==> flow/design.v (excerpt) <==
module byte_unit_top (
  input clk,
  input rstn,
  output  [7:0] imem_addr,
  input  [20:0] imem_data,
  output  [7:0] dmem_addr,
  output        dmem_we,
  output [15:0] dmem_wdata,
  input  [15:0] dmem_rdata,
  input  sema_valid_i,  
  input  sema_data_i,   
  output sema_ready_o,  
  input  sema_is_empty_i,  
  output sema_write_o,     
  output sema_data_o,      
  output halted
);
Settings: LEC_CHECK=0, CAP_MARGIN=20, CORE_MARGIN=2, CORE_UTILIZATION=30, SLEW_MARGIN=20; clock period 3.9 ns.
run.sh (not shown) runs the stock make flow with config.mk's settings and CLKGATE_MAP_FILE=.
Then changed:
- CAP_MARGIN: 20 -> 0
- CORE_UTILIZATION: 30 -> 69
- CTS_CLUSTER_DIAMETER: not set -> 101
- HOLD_SLACK_MARGIN: not set -> -0.09
- clock period: 3.9 -> 2.52 ns (I/O delays scaled with it)
Outcome:
- This time the run aborted during global routing
- die area shrinks by about 56%
- synthesized area does not change
- synthesized cell count is unchanged

* * *

Starting RTL as in the previous note.
clock: 2.03 ns
lec_check: 0
abc_area: 0
cap_margin: 15
cell_pad_in_sites_detail_placement: 0
cell_pad_in_sites_global_placement: 0
core_margin: 2
core_utilization: 72
cts_cluster_diameter: 71
cts_cluster_size: 56
place_density_lb_addon: 0.01
setup_slack_margin: -0.08
slew_margin: 5
tns_end_percent: 20
The baseline never finished: it broke off in global routing.
Rerun with:
- ABC_AREA: 0 -> unset
- CAP_MARGIN: 15 -> 20
- CELL_PAD_IN_SITES_DETAIL_PLACEMENT: 0 -> unset
- CELL_PAD_IN_SITES_GLOBAL_PLACEMENT: 0 -> unset
- CORE_UTILIZATION: 72 -> 17
- CTS_CLUSTER_DIAMETER: 71 -> unset
- CTS_CLUSTER_SIZE: 56 -> unset
- PLACE_DENSITY_LB_ADDON: 0.01 -> unset
- SETUP_SLACK_MARGIN: -0.08 -> unset
- SLEW_MARGIN: 5 -> 20
- TNS_END_PERCENT: 20 -> unset
- clock period: 2.03 -> 5.74 ns (I/O delays scaled with it)
The changed run finished with timing, DRC and antenna clean.
Die size rises to 4.1 times its value.
Synthesized area is unchanged.
Synthesized cell count stays the same.
Rerun with:
- ABC_AREA: unset -> 1
- CORE_ASPECT_RATIO: unset -> 1.82
- CORE_UTILIZATION: 17 -> 67
- CTS_CLUSTER_DIAMETER: unset -> 338
- CTS_CLUSTER_SIZE: unset -> 59
- PLACE_DENSITY: unset -> 0.35
- clock period: 5.74 -> 5.0 ns (I/O delays scaled with it)
Result:
- This time the run never finished: it broke off in global routing (GRT-0116)
- synthesized area climbs by 2.3%
- die size decreases by 74%
- synthesized cell count is higher by 41%
Rerun with:
- ABC_AREA: 1 -> unset
- CORE_ASPECT_RATIO: 1.82 -> unset
- CORE_UTILIZATION: 67 -> 62
- CTS_CLUSTER_DIAMETER: 338 -> unset
- CTS_CLUSTER_SIZE: 59 -> unset
- PLACE_DENSITY: 0.35 -> unset
- SETUP_SLACK_MARGIN: unset -> 0.4
- clock period: 5.0 -> 3.45 ns (I/O delays scaled with it)
After rerunning: The new run completed with no timing, DRC or antenna violations; die size climbs by 5.4%; synthesized area shrinks by 2.2%; synthesized cell count went down by 29%.

* * *

lane 5:
Starting RTL as in the previous note.
make LEC_CHECK=0 ABC_AREA=0 CAP_MARGIN=15 CELL_PAD_IN_SITES_DETAIL_PLACEMENT=0 CELL_PAD_IN_SITES_GLOBAL_PLACEMENT=0 CORE_MARGIN=2 CORE_UTILIZATION=72 CTS_CLUSTER_DIAMETER=353 CTS_CLUSTER_SIZE=24 PLACE_DENSITY_LB_ADDON=0.01 SETUP_SLACK_MARGIN=-0.08 SLEW_MARGIN=20 finish   # period 2.03 ns
As the logs show, lane 5 stopped at global routing after a tool error, so it never reached the end of the flow.
Setup changes, lane 5 to lane 3
==> flow/config.mk <==
export PLATFORM = sky130hd
export DESIGN_NAME = byte_unit_top
export DESIGN_NICKNAME = byte_unit_top
export VERILOG_FILES = /design/flow/design.v
export SDC_FILE = /design/flow/constraint.sdc
export NUM_CORES = 4
export LEC_CHECK = 0
export CAP_MARGIN = 20
export CORE_MARGIN = 2
export CORE_UTILIZATION = 40
export SLEW_MARGIN = 20
==> flow/constraint.sdc <==
create_clock -name core_clock -period 3.9 [get_ports {clk}]
set_input_delay 0.7800 -clock core_clock [delete_from_list [all_inputs] [get_ports {clk}]]
set_output_delay 0.7800 -clock core_clock [all_outputs]
set_load 0.01 [all_outputs]
Lane 3 did not stop at any stage, and its layout met the timing, design-rule and antenna checks.
Lane 3 against lane 5: post-DP HPWL lost about 10%; pre-CTS setup slack went up 1.43 ns.
The area of the synthesized netlist per yosys stat was comparable across lane 5 and lane 3.
In lane 3, the quantity of gates resized following cts came out 392 below the value in lane 5.
Between lane 5 and lane 3, standard cell area after detailed placement decreased.

* * *

Starting RTL as in the previous note.
clock: 2.17 ns
lec_check: 0
abc_area: 1
cap_margin: 20
core_aspect_ratio: 0.5
core_margin: 2
core_utilization: 72
cts_cluster_diameter: 222
cts_cluster_size: 97
place_density: 0.39
setup_slack_margin: 0.33
slew_margin: 20
tns_end_percent: 5
The baseline stopped in global routing (5_1_grt).
Change:
- ABC_AREA: 1 -> unset
- CORE_ASPECT_RATIO: 0.5 -> unset
- CORE_UTILIZATION: 72 -> 70
- CTS_CLUSTER_DIAMETER: 222 -> 44
- CTS_CLUSTER_SIZE: 97 -> unset
- PLACE_DENSITY: 0.39 -> unset
- SETUP_SLACK_MARGIN: 0.33 -> 0.44
- TNS_END_PERCENT: 5 -> unset
- clock period: 2.17 -> 3.31 ns (I/O delays scaled with it)
The new run ran to the end with no violations.
Synthesized area drops by 2.2%.
Synthesized cell count falls by 29%.
Die area grows by 0.30%.
Change:
- ABC_AREA: unset -> 1
- CORE_ASPECT_RATIO: unset -> 0.5
- CORE_UTILIZATION: 70 -> 72
- CTS_CLUSTER_DIAMETER: 44 -> 364
- CTS_CLUSTER_SIZE: unset -> 95
- PLACE_DENSITY: unset -> 0.36
- SETUP_SLACK_MARGIN: 0.44 -> 0.32
- TNS_END_PERCENT: unset -> 10
- clock period: 3.31 -> 2.21 ns (I/O delays scaled with it)
With this change the flow aborted during global routing (5_1_grt) (GRT-0232).
Die size stays flat.
Synthesized area came out higher by 2.3%.
Synthesized cell count came out higher by 41%.
Change:
- ABC_AREA: 1 -> unset
- CORE_ASPECT_RATIO: 0.5 -> 0.87
- CORE_UTILIZATION: 72 -> 35
- CTS_CLUSTER_DIAMETER: 364 -> unset
- CTS_CLUSTER_SIZE: 95 -> unset
- GPL_ROUTABILITY_DRIVEN: unset -> 0
- PLACE_DENSITY: 0.36 -> unset
- SETUP_SLACK_MARGIN: 0.32 -> unset
- TNS_END_PERCENT: 10 -> 55
- clock period: 2.21 -> 5.0 ns (I/O delays scaled with it)
This time the run finished with timing, DRC and antenna clean.
Die size came out higher by 98%.
Synthesized area came out lower by 2.2%.
Synthesized cell count came out lower by 29%.

* * *

byte_unit_top again, from the RTL that the note above started with.
export LEC_CHECK = 0
export CAP_MARGIN = 0
export CORE_MARGIN = 2
export CORE_UTILIZATION = 69
export CTS_CLUSTER_DIAMETER = 93
export SLEW_MARGIN = 20
create_clock -name core_clock -period 2.69 [get_ports {clk}]
The baseline finished with negative setup slack left.
Rerun with:
- CTS_CLUSTER_DIAMETER: 93 -> default
- clock period: 2.69 -> 2.99 ns (I/O delays scaled with it)
After rerunning: The changed run produced a layout that fails on negative setup slack. Sequential share of layout area came out higher by 1.2 points. Total power came out lower by roughly a tenth. Routed wire length came out lower by a few percent. Final area came out lower by a few percent. Die size stays the same. Setup slack improves by 0.22 ns. First-iteration DRC count came out lower by a quarter to a third. Cell count came out lower by a few percent. Non-clock buffer count came out lower by 85. Synthesized area stays the same. Critical path depth does not change.

* * *

Starting RTL as in the previous note.
clock: 5.0 ns
lec_check: 0
abc_area: 1
cap_margin: 20
core_aspect_ratio: 0.87
core_margin: 3
core_utilization: 35
cts_cluster_diameter: 45
cts_cluster_size: 79
gpl_routability_driven: 0
gpl_timing_driven: 0
hold_slack_margin: -0.07
max_routing_layer: met4
slew_margin: 20
tns_end_percent: 55
The baseline completed with no timing, DRC or antenna violations.
Next try:
ABC_AREA = 0   (was 1)
CORE_ASPECT_RATIO = 1.17   (was 0.87)
CTS_CLUSTER_SIZE = 58   (was 79)
MAX_ROUTING_LAYER = met5   (was met4)
SETUP_SLACK_MARGIN = 0.25   (was not set)
TNS_END_PERCENT = 50   (was 55)
What happened: The new run produced a clean layout. Total power decreases by well over a third. Flip-flop count stays the same. Maximum frequency decreases by roughly a tenth. Cell count decreases by about a fifth. Register-to-register slack got worse by 650 ps. Clock skew decreases by 7.3 ps. Via count decreases by about a fifth. Count of clock-buffer cells in the layout decreases by 6.
Next try:
ABC_AREA = not set   (was 0)
CORE_ASPECT_RATIO = not set   (was 1.17)
CORE_MARGIN = 2   (was 3)
CORE_UTILIZATION = 72   (was 35)
CTS_CLUSTER_DIAMETER = 63   (was 45)
CTS_CLUSTER_SIZE = not set   (was 58)
GPL_ROUTABILITY_DRIVEN = not set   (was 0)
GPL_TIMING_DRIVEN = not set   (was 0)
HOLD_SLACK_MARGIN = not set   (was -0.07)
MAX_ROUTING_LAYER = not set   (was met5)
SETUP_SLACK_MARGIN = not set   (was 0.25)
TNS_END_PERCENT = not set   (was 50)
clock period = 2.6 ns   (was 5.0 ns; I/O delays follow)
Now the flow failed in global routing on GRT-0232. Die size came out lower by 51%. Synthesized area is unchanged. Synthesized cell count is unchanged.
Next try:
ABC_AREA = 1   (was not set)
CORE_ASPECT_RATIO = 1.97   (was not set)
CORE_UTILIZATION = 67   (was 72)
CTS_CLUSTER_DIAMETER = 338   (was 63)
CTS_CLUSTER_SIZE = 59   (was not set)
PLACE_DENSITY = 0.35   (was not set)
clock period = 5.0 ns   (was 2.6 ns; I/O delays follow)
The changed run did not get past global routing on GRT-0116.
Die area came out higher by 10%.
Synthesized cell count increases by 41%.
Synthesized area goes up by 2.3%.
Next try:
ABC_AREA = not set   (was 1)
CORE_ASPECT_RATIO = not set   (was 1.97)
CORE_UTILIZATION = 70   (was 67)
CTS_CLUSTER_DIAMETER = 94   (was 338)
CTS_CLUSTER_SIZE = not set   (was 59)
PLACE_DENSITY = not set   (was 0.35)
SETUP_SLACK_MARGIN = 0.79   (was not set)
clock period = 3.19 ns   (was 5.0 ns; I/O delays follow)
The new run never finished: it broke off in global routing.
Die size went down by 6.5%.
Area after synthesis went down by 2.2%.
Synthesized cell count went down by 29%.

* * *

Starting RTL as in the previous note.
==> flow/design.v (excerpt) <==
module byte_unit_top (
  input clk,
  input rstn,
  output  [7:0] imem_addr,
  input  [20:0] imem_data,
  output  [7:0] dmem_addr,
  output        dmem_we,
  output [15:0] dmem_wdata,
  input  [15:0] dmem_rdata,
  input  sema_valid_i,  
  input  sema_data_i,   
  output sema_ready_o,  
  input  sema_is_empty_i,  
  output sema_write_o,     
  output sema_data_o,      
  output halted
);
wire [7:0]  if_instruction_address_o;
reg  [20:0] if_instruction;
wire [4:0]  id_opcode_o;
wire        id_alu_src_o;
wire        id_mem_branch_o;
wire        id_mem_write_o;
wire        id_mem_read_o;
wire        id_reg_write_o;
wire        id_mem_to_reg_o;
wire        id_sema_read_o;
wire        id_sema_write_o;
wire [3:0]  id_rd_id_o;
wire [15:0] id_rs1_o;
wire [15:0] id_rs2_o;
wire [15:0] id_imm_o;
wire        ex_phase_done_o;
wire [15:0] ex_alu_result_o;
wire  [7:0] ex_branch_target_address_o;
wire        ex_branch_taken_o;
wire  [3:0] ex_rd_id_o;
wire        ex_mem_branch_o;
wire        ex_mem_write_o;
wire        ex_mem_read_o;
wire        ex_reg_write_o;
wire        ex_mem_to_reg_o;
wire        ex_sema_read_o;
wire        ex_sema_write_o;
wire  [7:0] ex_mem_addr_o;
wire [15:0] ex_mem_write_data_o;
wire        mem_phase_done_o;
wire [15:0] mem_alu_result_o;
wire [3:0]  mem_rd_id_o;
wire        mem_reg_write_o;
wire        mem_take_branch_o;
wire  [7:0] mem_branch_target_address_o;
wire [15:0] wb_regfile_writeback_o;
wire  [3:0] wb_rd_id_o;
wire        wb_reg_write_o;
localparam [2:0] IF = 3'd0, ID = 3'd1, EX = 3'd2, MEM = 3'd3, WB = 3'd4, HALT = 3'd5;
reg [2:0] cpu_phase;
wire if_suspend_cpu_i  = (cpu_phase != IF);
wire id_suspend_cpu_i  = (cpu_phase != ID);
wire ex_suspend_cpu_i  = (cpu_phase != EX);
wire mem_suspend_cpu_i = (cpu_phase != MEM);
wire wb_suspend_cpu_i  = (cpu_phase != WB);
always @(posedge clk or negedge rstn) begin
  if (rstn == 1'b0) begin
    cpu_phase <= IF;
  end else begin
    case (cpu_phase)
      IF:  cpu_phase <= (&imem_data) ? HALT : ID;
      ID:  cpu_phase <= EX;
      EX:  if (ex_phase_done_o) cpu_phase <= MEM;
      MEM: if (mem_phase_done_o) cpu_phase <= WB;
      WB:  cpu_phase <= IF;
  ...
==> flow/config.mk <==
export PLATFORM = sky130hd
export DESIGN_NAME = byte_unit_top
export DESIGN_NICKNAME = byte_unit_top
export VERILOG_FILES = /design/flow/design.v
export SDC_FILE = /design/flow/constraint.sdc
export NUM_CORES = 4
export LEC_CHECK = 0
export ABC_AREA = 1
export CAP_MARGIN = 5
export CELL_PAD_IN_SITES_DETAIL_PLACEMENT = 0
export CELL_PAD_IN_SITES_GLOBAL_PLACEMENT = 0
export CORE_MARGIN = 2
export CORE_UTILIZATION = 72
export CTS_CLUSTER_DIAMETER = 246
export CTS_CLUSTER_SIZE = 17
export GPL_ROUTABILITY_DRIVEN = 0
export PLACE_DENSITY_LB_ADDON = 0.11
export SETUP_SLACK_MARGIN = 0.66
export SLEW_MARGIN = 20
==> flow/constraint.sdc <==
create_clock -name core_clock -period 2.32 [get_ports {clk}]
set_input_delay 0.4640 -clock core_clock [delete_from_list [all_inputs] [get_ports {clk}]]
set_output_delay 0.4640 -clock core_clock [all_outputs]
set_load 0.01 [all_outputs]
The baseline died in 5_1_grt (GRT-0116).
Then changed:
Settings changed: CTS_CLUSTER_SIZE 17 to 47, GPL_ROUTABILITY_DRIVEN 0 to not set, PLACE_DENSITY set to 0.65, PLACE_DENSITY_LB_ADDON 0.11 to not set, SETUP_SLACK_MARGIN 0.66 to 0.75.
Clock period 2.32 ns to 2.67 ns, I/O delays scaled along.
Result: The new run died in 5_1_grt; synthesized cell count stays the same; die area is unchanged; area after synthesis stays the same.
Then changed:
Settings changed: ABC_AREA 1 to 0, CAP_MARGIN 5 to 15, CTS_CLUSTER_DIAMETER 246 to 353, CTS_CLUSTER_SIZE 47 to 24, PLACE_DENSITY 0.65 to not set, PLACE_DENSITY_LB_ADDON set to 0.01, SETUP_SLACK_MARGIN 0.75 to -0.08, SLEW_MARGIN 20 to 5, TNS_END_PERCENT set to 20.
Clock period 2.67 ns to 2.03 ns, I/O delays scaled along.
What happened: The new run ended with an error in 5_1_grt; die size goes down by 2.2%; synthesized area goes down by 2.2%; synthesized cell count goes down by 29%.
Power figures rest on the tool's default switching activity, not on a simulated workload.
